==> 08-10: inputs <==
==> flow/design.v <==
`timescale 1ns / 1ps
module pcpu(
 input wire clock, enable, reset, start,
 input wire [15:0] d_datain,   
 input wire [15:0] i_datain,   
 output  [7:0] i_addr,
 output  [7:0] d_addr,
 output  [15:0] d_dataout,
 output  d_we
    );
reg [15:0] gr [7:0];
reg nf, zf, cf;
reg cf_q;
reg state, next_state;
reg dw;
reg [7:0] pc;
reg [15:0] id_ir;
reg [15:0] wb_ir;
reg [15:0] ex_ir;
reg [15:0] mem_ir;
reg [15:0] smdr;
reg [15:0] smdr1;
reg signed [15:0] reg_C1;
reg signed [15:0] reg_A;
reg signed [15:0] reg_B;
reg signed [15:0] reg_C;
reg signed [15:0] ALUo;
reg signed [15:0] alu_last;
always @(posedge clock)
	begin
		if (!reset)
			state <= 1'b0;
		else
			state <= next_state;
	end
always @(*)
	begin
		case (state)
			1'b0 : 
				if ((enable == 1'b1) 
				&& (start == 1'b1))
					next_state = 1'b1;
				else	
					next_state = 1'b0;
			1'b1 :
				if ((enable == 1'b0) 
				|| (wb_ir[15:11] == 5'b00001))
					next_state = 1'b0;
				else
					next_state = 1'b1;
		endcase
	end
assign i_addr = pc;  
always @(posedge clock or negedge reset)
	begin
		if (!reset)
			begin
            id_ir <= 16'b0;
            pc <= 8'b0;
			end
		else if (state ==1'b1)
		begin
			if((i_datain[15:11] == 5'b01000 
				||i_datain[15:11] == 5'b10001
				||i_datain[15:11] == 5'b01011
				||i_datain[15:11] == 5'b10111 
				||i_datain[15:11] == 5'b01100 
				||i_datain[15:11] == 5'b01101 
				||i_datain[15:11] == 5'b01111 
				||i_datain[15:11] == 5'b01110) 
			  &&( (id_ir[15:11] == 5'b00010 && (id_ir[10:8]  == i_datain[6:4] || id_ir[10:8]  == i_datain[2:0])) 
			    ||(ex_ir[15:11] == 5'b00010 && (ex_ir[10:8]  == i_datain[6:4] || ex_ir[10:8]  == i_datain[2:0]))
				)
			  )  
			    begin
				   id_ir <= 16'b0;
				   pc <= pc;   
			    end		  			
  			else if (( i_datain[15:11] == 5'b00100
			         ||i_datain[15:11] == 5'b00110
					 ||i_datain[15:11] == 5'b00101
					 ||i_datain[15:11] == 5'b00111
					 ||i_datain[15:11] == 5'b00011)
                    &&((id_ir[15:11] == 5'b00010 &&(id_ir[10:8]  == i_datain[6:4])) 
					  ||(ex_ir[15:11] == 5'b00010 &&(ex_ir[10:8]  == i_datain[6:4]))
					  )
					)
					begin
					   id_ir <= 16'b0;
					   pc <= pc;   
					end 
			else if(id_ir[15:14] == 2'b11 || ex_ir[15:14] == 2'b11)
			        begin
				       id_ir <= 16'b0;
					   pc <= pc;   
					end 
			else
			  begin
				if(((mem_ir[15:11] == 5'b11010)
					&& (zf == 1'b1)) 
				|| ((mem_ir[15:11] == 5'b11011)
					&& (zf == 1'b0)))
				begin
					id_ir <= 16'b0;
					pc <= reg_C[7:0];
				end
				else if(((mem_ir[15:11] == 5'b11100)
					&& (nf == 1'b1)) 
				|| ((mem_ir[15:11] == 5'b11101)
					&& (nf == 1'b0)))
				begin
					id_ir <= 16'b0;
					pc <= reg_C[7:0];
				end
				else if(((mem_ir[15:11] == 5'b11110)
					&& (cf == 1'b1)) 
				|| ((mem_ir[15:11] == 5'b11111)
					&& (cf == 1'b0)))
				begin
					id_ir <= 16'b0;
					pc <= reg_C[7:0];
				end
				else if((mem_ir[15:11] == 5'b11000)			
				|| (mem_ir[15:11] == 5'b11001))
				begin
					id_ir <= 16'b0;
					pc <= reg_C[7:0];
				end
				else
				begin
				    id_ir <= i_datain;
					pc <= pc + 1;
				end
			  end   
		end  
	end  
always @(posedge clock or negedge reset) 
    begin
	    if (!reset)
			begin
				ex_ir <= 16'b0;
				reg_A <= 16'b0;
				reg_B <= 16'b0;
				smdr <= 16'b0;
			end
		else if (state == 1'b1)
			begin
				ex_ir <= id_ir;
				 if ((id_ir[15:14] == 2'b11 && id_ir[15:11] != 5'b11000) 
				|| (id_ir[15:11] == 5'b10000)
				|| (id_ir[15:11] == 5'b01001)
				|| (id_ir[15:11] == 5'b10011))
					reg_A <= gr[id_ir[10:8]];
				else if (id_ir[15:11] == 5'b00010) 
					reg_A <= gr[id_ir[6:4]];
				 else if(id_ir[6:4] == ex_ir[10:8])
				      reg_A <= ALUo;
			    else if(id_ir[6:4] == wb_ir[10:8]) 
				      reg_A <= reg_C1;
			    else if(id_ir[6:4] == mem_ir[10:8]) 
				      reg_A <= reg_C;
				else 
					reg_A <= gr[id_ir[6:4]];
			  if (id_ir[15:11] == 5'b00011)
					begin
						reg_B <= {12'b0000_0000_0000, id_ir[3:0]};  
						smdr <= gr[id_ir[10:8]];  
			      end
				else if(id_ir[2:0] == ex_ir[10:8])
				      reg_B <= ALUo;
			    else if(id_ir[2:0] == wb_ir[10:8]) 
				      reg_B <= reg_C1;
			    else if(id_ir[2:0] == mem_ir[10:8]) 
				      reg_B <= reg_C;
				else if  ((id_ir[15:11] == 5'b01000)
                || (id_ir[15:11] == 5'b10001)
				    || (id_ir[15:11] == 5'b01011)
				    || (id_ir[15:11] == 5'b10111)
				    || (id_ir[15:11] == 5'b01100)
					 || (id_ir[15:11] == 5'b01101)
					 || (id_ir[15:11] == 5'b01111)
					 || (id_ir[15:11] == 5'b01110))
					reg_B <= gr[id_ir[2:0]];
			end
	end		
always @ (*) 
    begin
		ALUo = alu_last;
		cf = cf_q;
		if  (ex_ir[15:11] == 5'b11000)
			ALUo = {8'b0, ex_ir[7:0]};
		else if  (ex_ir[15:14] == 2'b11)
		    ALUo = reg_A + {8'b0, ex_ir[7:0]};
		else 
		begin
			case(ex_ir[15:11])
			5'b00010: ALUo = reg_A + {12'b0000_0000_0000, ex_ir[3:0]};
			5'b00011: ALUo = reg_A + reg_B;
			5'b10000: {cf, ALUo} = reg_A + { ex_ir[7:0], 8'b0 };
			5'b01000: {cf, ALUo} = reg_A + reg_B;
			5'b01001:{cf, ALUo} = reg_A + { 8'b0, ex_ir[7:0] };
			5'b10001: {cf, ALUo} = reg_A + reg_B + cf_q;
			5'b01011: {cf, ALUo} = {{1'b0, reg_A} - reg_B};
			5'b10011: {cf, ALUo} = {1'b0, reg_A }- { 8'b0, ex_ir[7:0] };
			5'b10111:{cf, ALUo} = {{1'b0, reg_A} - reg_B - cf_q};
			5'b01100: {cf, ALUo} = {{1'b0, reg_A} - reg_B};
			5'b01101: {cf, ALUo} = {1'b0, reg_A & reg_B};
			5'b01111: {cf, ALUo} = {1'b0, reg_A | reg_B};
			5'b01110: {cf, ALUo} = {1'b0, reg_A ^ reg_B};
			5'b00100: {cf, ALUo} = {reg_A[4'b1111 - ex_ir[3:0]], reg_A << ex_ir[3:0]};
			5'b00110: {cf, ALUo} = {reg_A[ex_ir[3:0] - 4'b0001], reg_A >> ex_ir[3:0]};
			5'b00101: {cf, ALUo} = {reg_A[ex_ir[3:0] - 4'b0001], reg_A <<< ex_ir[3:0]};
			5'b00111: {cf, ALUo} = {reg_A[4'b1111 - ex_ir[3:0]], reg_A >>> ex_ir[3:0]};
			default: begin
					 end
        endcase								
		end
 end
always @(posedge clock or negedge reset)
    begin
	    if (!reset)
			begin
				alu_last <= 16'b0;
				cf_q <= 1'b0;
			end
		else if (state == 1'b1)
			begin
				alu_last <= ALUo;
				cf_q <= cf;
			end
	end
always @(posedge clock or negedge reset) 
    begin
	    if (!reset)
			begin
				mem_ir <= 16'b0;
				reg_C <= 16'b0;
				dw <= 0;
				nf <= 0;
				zf <= 0;
				smdr1 <= 16'b0;
			end
		else if (state == 1'b1)
			begin
				mem_ir <= ex_ir;
				reg_C <= ALUo;
				if (ex_ir[15:11] == 5'b00011)
					begin
						dw <= 1'b1;
						smdr1 <= smdr;
					end
				else if(ex_ir[15:14] != 2'b11 && ex_ir[15:11] != 5'b00010)
				     begin
				       zf <= (ALUo == 0)? 1:0;
					   nf <= (ALUo[15] == 1'b1)? 1:0;
						dw <= 1'b0;
				     end	
            else		
                 dw <= 1'b0;				
			end		
    end
assign d_dataout = smdr1;
assign d_we = dw;
assign d_addr = reg_C[7:0];
always @(posedge clock or negedge reset) 
    begin
	    if (!reset)
			begin
				wb_ir <= 16'b0;
				reg_C1 <= 16'b0;
			end
		else if (state == 1'b1)
			begin
				wb_ir <= mem_ir;			
				if (mem_ir[15:11] == 5'b00010)
					reg_C1 <= d_datain;
				else if(mem_ir[15:14] != 2'b11)
					reg_C1 <= reg_C;				
			end			
	end
always @(posedge clock or negedge reset) 
    begin
	    if (!reset)
			begin
			   gr[0] <= 16'b0;
				gr[1] <= 16'b0;
				gr[2] <= 16'b0;
				gr[3] <= 16'b0;
				gr[4] <= 16'b0;
				gr[5] <= 16'b0;
				gr[6] <= 16'b0;
				gr[7] <= 16'b0;
			end			
		else if (state == 1'b1)
			begin
				if ((wb_ir[15:14] != 2'b11) 
				   &&(wb_ir[15:11] != 5'b00011)		  
				   &&(wb_ir[15:11] != 5'b01100)
				)
					gr[wb_ir[10:8]] <= reg_C1;
			end	
   end
endmodule
==> flow/run.sh <==
#!/bin/bash
# the make line also repeats each setting of config.mk as NAME=value (left out here)
make -C /OpenROAD-flow-scripts/flow DESIGN_CONFIG=/design/flow/config.mk WORK_HOME=/design/flow/orfs CLKGATE_MAP_FILE= finish
==> flow/config.mk <==
export PLATFORM = sky130hd
export DESIGN_NAME = pcpu
export DESIGN_NICKNAME = pcpu
export VERILOG_FILES = /design/flow/design.v
export SDC_FILE = /design/flow/constraint.sdc
export NUM_CORES = 4
export LEC_CHECK = 0
export CAP_MARGIN = 20
export CORE_MARGIN = 2
export CORE_UTILIZATION = 66
export SETUP_SLACK_MARGIN = 0.0
export SLEW_MARGIN = 20
==> flow/constraint.sdc <==
create_clock -name core_clock -period 3.81 [get_ports {clock}]
set_input_delay 0.7620 -clock core_clock [delete_from_list [all_inputs] [get_ports {clock}]]
set_output_delay 0.7620 -clock core_clock [all_outputs]
set_load 0.01 [all_outputs]
==> inputs of 06-08, as changes to 08-10 <==
- CELL_PAD_IN_SITES_DETAIL_PLACEMENT: unset -> 2
- CORE_ASPECT_RATIO: unset -> 0.8
- CORE_UTILIZATION: 66 -> 44
- MIN_ROUTING_LAYER: unset -> met1
- PLACE_DENSITY_LB_ADDON: unset -> 0.2
- SETUP_SLACK_MARGIN: 0.0 -> 0.46
- TNS_END_PERCENT: unset -> 45
==> flow/constraint.sdc (replaced) <==
create_clock -name core_clock -period 4.36 [get_ports {clock}]
set_input_delay 0.8720 -clock core_clock [delete_from_list [all_inputs] [get_ports {clock}]]
set_output_delay 0.8720 -clock core_clock [all_outputs]
set_load 0.01 [all_outputs]
==> results <==
item	06-08	08-10
Status	stopped before the end	stopped before the end
Last stage reached	global routing (5_1_grt)	global routing (5_1_grt)
Post-CTS setup repair buffer count	20	6
Number of buffers created by CTS	35	28
H-tree levels	2	1
Placement Cell Area	27,200 um^2	28,100 um^2
Pre-CTS setup slack	-0.329 ns	-0.506 ns
Floorplan core density	44.7%	66.4%
Total instance count after detailed placement	3,573	3,499
Die span in x	266 um	195 um
Final Wtd Congestion	1.06	1.22
Resize count post-CTS	178	41
Core region area	54,000 um^2	36,300 um^2
Die Y-Extent	214 um	195 um
Standard-cell rows	76	70
